## cordic_pipeline_rtl
module cordic_pipeline_rtl( clock, reset, ce, angle_in, sin_out, cos_out, valid_out );
parameter integer W = 12;  
parameter FXP_MUL = 1024;  
parameter PIPE_LATENCY = 15;  
input clock, reset, ce;
input signed [W-1:0] angle_in;  
output signed [W-1:0] sin_out, cos_out;
output valid_out;
wire signed [11:0] atan[0:10];  
assign atan[0] = 12'sd804;
assign atan[1] = 12'sd475;
assign atan[2] = 12'sd251;
assign atan[3] = 12'sd127;
assign atan[4] = 12'sd64;
assign atan[5] = 12'sd32;
assign atan[6] = 12'sd16;
assign atan[7] = 12'sd8;
assign atan[8] = 12'sd4;
assign atan[9] = 12'sd2;
assign atan[10] = 12'sd1;
wire signed [W-1:0] sin_tab [0:11];
wire signed [W-1:0] cos_tab [0:11];
wire signed [W-1:0] t_angle_tab [0:11];  
wire signed [W-1:0] angle_tab [0:11];
reg unsigned [4:0] valid_cnt;  
always@(posedge clock)
begin
if ( reset == 1'b0 )
valid_cnt <= PIPE_LATENCY;  
else
if( ( valid_cnt != 0 ) && ( ce == 1'b1 ) )
valid_cnt <= valid_cnt - 1;  
end
assign valid_out = ( valid_cnt == 0 )? 1'b1 : 1'b0;  
assign cos_tab[0] = 1.0 * FXP_MUL;
assign sin_tab[0] = 0;
assign angle_tab[0] = 0;
assign t_angle_tab[0] = angle_in;
cordic_step #(0) cordic_step_0 ( clock, ce, sin_tab[0], cos_tab[0], angle_tab[0], t_angle_tab[0], atan[0],
sin_tab[1], cos_tab[1], angle_tab[1], t_angle_tab[1] );
cordic_step #(1) cordic_step_1 ( clock, ce, sin_tab[1], cos_tab[1], angle_tab[1], t_angle_tab[1], atan[1],
sin_tab[2], cos_tab[2], angle_tab[2], t_angle_tab[2] );
cordic_step #(2) cordic_step_2 ( clock, ce, sin_tab[2], cos_tab[2], angle_tab[2], t_angle_tab[2], atan[2],
sin_tab[3], cos_tab[3], angle_tab[3], t_angle_tab[3] );
cordic_step #(3) cordic_step_3 ( clock, ce, sin_tab[3], cos_tab[3], angle_tab[3], t_angle_tab[3], atan[3],
sin_tab[4], cos_tab[4], angle_tab[4], t_angle_tab[4] );
cordic_step #(4) cordic_step_4 ( clock, ce, sin_tab[4], cos_tab[4], angle_tab[4], t_angle_tab[4], atan[4],
sin_tab[5], cos_tab[5], angle_tab[5], t_angle_tab[5] );
  ...
==> flow/config.mk <==
export PLATFORM = sky130hd
export DESIGN_NAME = cordic_pipeline_rtl
export DESIGN_NICKNAME = cordic_pipeline_rtl
export VERILOG_FILES = /design/flow/design.v
export SDC_FILE = /design/flow/constraint.sdc
export NUM_CORES = 4
export LEC_CHECK = 0
export ABC_AREA = 1
export CAP_MARGIN = 20
export CORE_MARGIN = 2
export CORE_UTILIZATION = 72
export PLACE_DENSITY_LB_ADDON = 0.28
export SETUP_SLACK_MARGIN = -0.24
export SLEW_MARGIN = 20
==> flow/constraint.sdc <==
create_clock -name core_clock -period 3.64 [get_ports {clock}]
set_input_delay 0.7280 -clock core_clock [delete_from_list [all_inputs] [get_ports {clock}]]
set_output_delay 0.7280 -clock core_clock [all_outputs]
set_load 0.01 [all_outputs]
run.sh (not shown) runs the stock make flow with config.mk's settings and CLKGATE_MAP_FILE=.
The baseline finished with negative setup slack left.
Then changed:
--- a/flow/config.mk
+++ b/flow/config.mk
@@ -6,9 +6,7 @@
 export NUM_CORES = 4
 export LEC_CHECK = 0
-export ABC_AREA = 1
 export CAP_MARGIN = 20
 export CORE_MARGIN = 2
 export CORE_UTILIZATION = 72
-export PLACE_DENSITY_LB_ADDON = 0.28
-export SETUP_SLACK_MARGIN = -0.24
+export CTS_CLUSTER_DIAMETER = 34
 export SLEW_MARGIN = 20
==> flow/constraint.sdc (replaced) <==
create_clock -name core_clock -period 3.09 [get_ports {clock}]
set_input_delay 0.6180 -clock core_clock [delete_from_list [all_inputs] [get_ports {clock}]]
set_output_delay 0.6180 -clock core_clock [all_outputs]
set_load 0.01 [all_outputs]
What happened: Now the flow did not get past clock tree synthesis (4_1_cts); synthesized cell count fell by 12%; die size fell by 1.1%; synthesized area fell by 1.1%.
Then changed:
--- a/flow/config.mk
+++ b/flow/config.mk
@@ -8,5 +8,5 @@
 export CAP_MARGIN = 20
 export CORE_MARGIN = 2
-export CORE_UTILIZATION = 72
-export CTS_CLUSTER_DIAMETER = 34
+export CORE_UTILIZATION = 66
+export SETUP_SLACK_MARGIN = 0.79
 export SLEW_MARGIN = 20
==> flow/constraint.sdc (replaced) <==
create_clock -name core_clock -period 3.13 [get_ports {clock}]
set_input_delay 0.6260 -clock core_clock [delete_from_list [all_inputs] [get_ports {clock}]]
set_output_delay 0.6260 -clock core_clock [all_outputs]
set_load 0.01 [all_outputs]
After rerunning: The changed run ran to the end with violations: negative setup slack; die size came out higher by a little under a tenth; synthesized area does not change; synthesized cell count stays the same.
Then changed:
--- a/flow/config.mk
+++ b/flow/config.mk
@@ -8,5 +8,6 @@
 export CAP_MARGIN = 20
 export CORE_MARGIN = 2
-export CORE_UTILIZATION = 66
-export SETUP_SLACK_MARGIN = 0.79
+export CORE_UTILIZATION = 70
+export PLACE_DENSITY = 0.64
+export SETUP_SLACK_MARGIN = 1.13
 export SLEW_MARGIN = 20
==> flow/constraint.sdc (replaced) <==
create_clock -name core_clock -period 4.5 [get_ports {clock}]
set_input_delay 0.9000 -clock core_clock [delete_from_list [all_inputs] [get_ports {clock}]]
set_output_delay 0.9000 -clock core_clock [all_outputs]
set_load 0.01 [all_outputs]
Now the flow completed with no timing, DRC or antenna violations.
Cell area drops by 7.8%.
Setup slack is better by 1.3 ns.
Routed wire length went down by 13%.
Non-clock buffer count came out lower by 412.
Die size shrinks by 5.6%.
Then changed:
--- a/flow/config.mk
+++ b/flow/config.mk
@@ -6,8 +6,9 @@
 export NUM_CORES = 4
 export LEC_CHECK = 0
+export ABC_AREA = 1
 export CAP_MARGIN = 20
 export CORE_MARGIN = 2
 export CORE_UTILIZATION = 70
 export PLACE_DENSITY = 0.64
-export SETUP_SLACK_MARGIN = 1.13
+export SETUP_SLACK_MARGIN = -0.22
 export SLEW_MARGIN = 20
==> flow/constraint.sdc (replaced) <==
create_clock -name core_clock -period 3.73 [get_ports {clock}]
set_input_delay 0.7460 -clock core_clock [delete_from_list [all_inputs] [get_ports {clock}]]
set_output_delay 0.7460 -clock core_clock [all_outputs]
set_load 0.01 [all_outputs]
After rerunning: This time the run finished but failed the layout checks on negative setup slack. Routed wire length decreases by about a fifth. Fmax increases by roughly a tenth. Setup slack got worse by 0.23 ns.
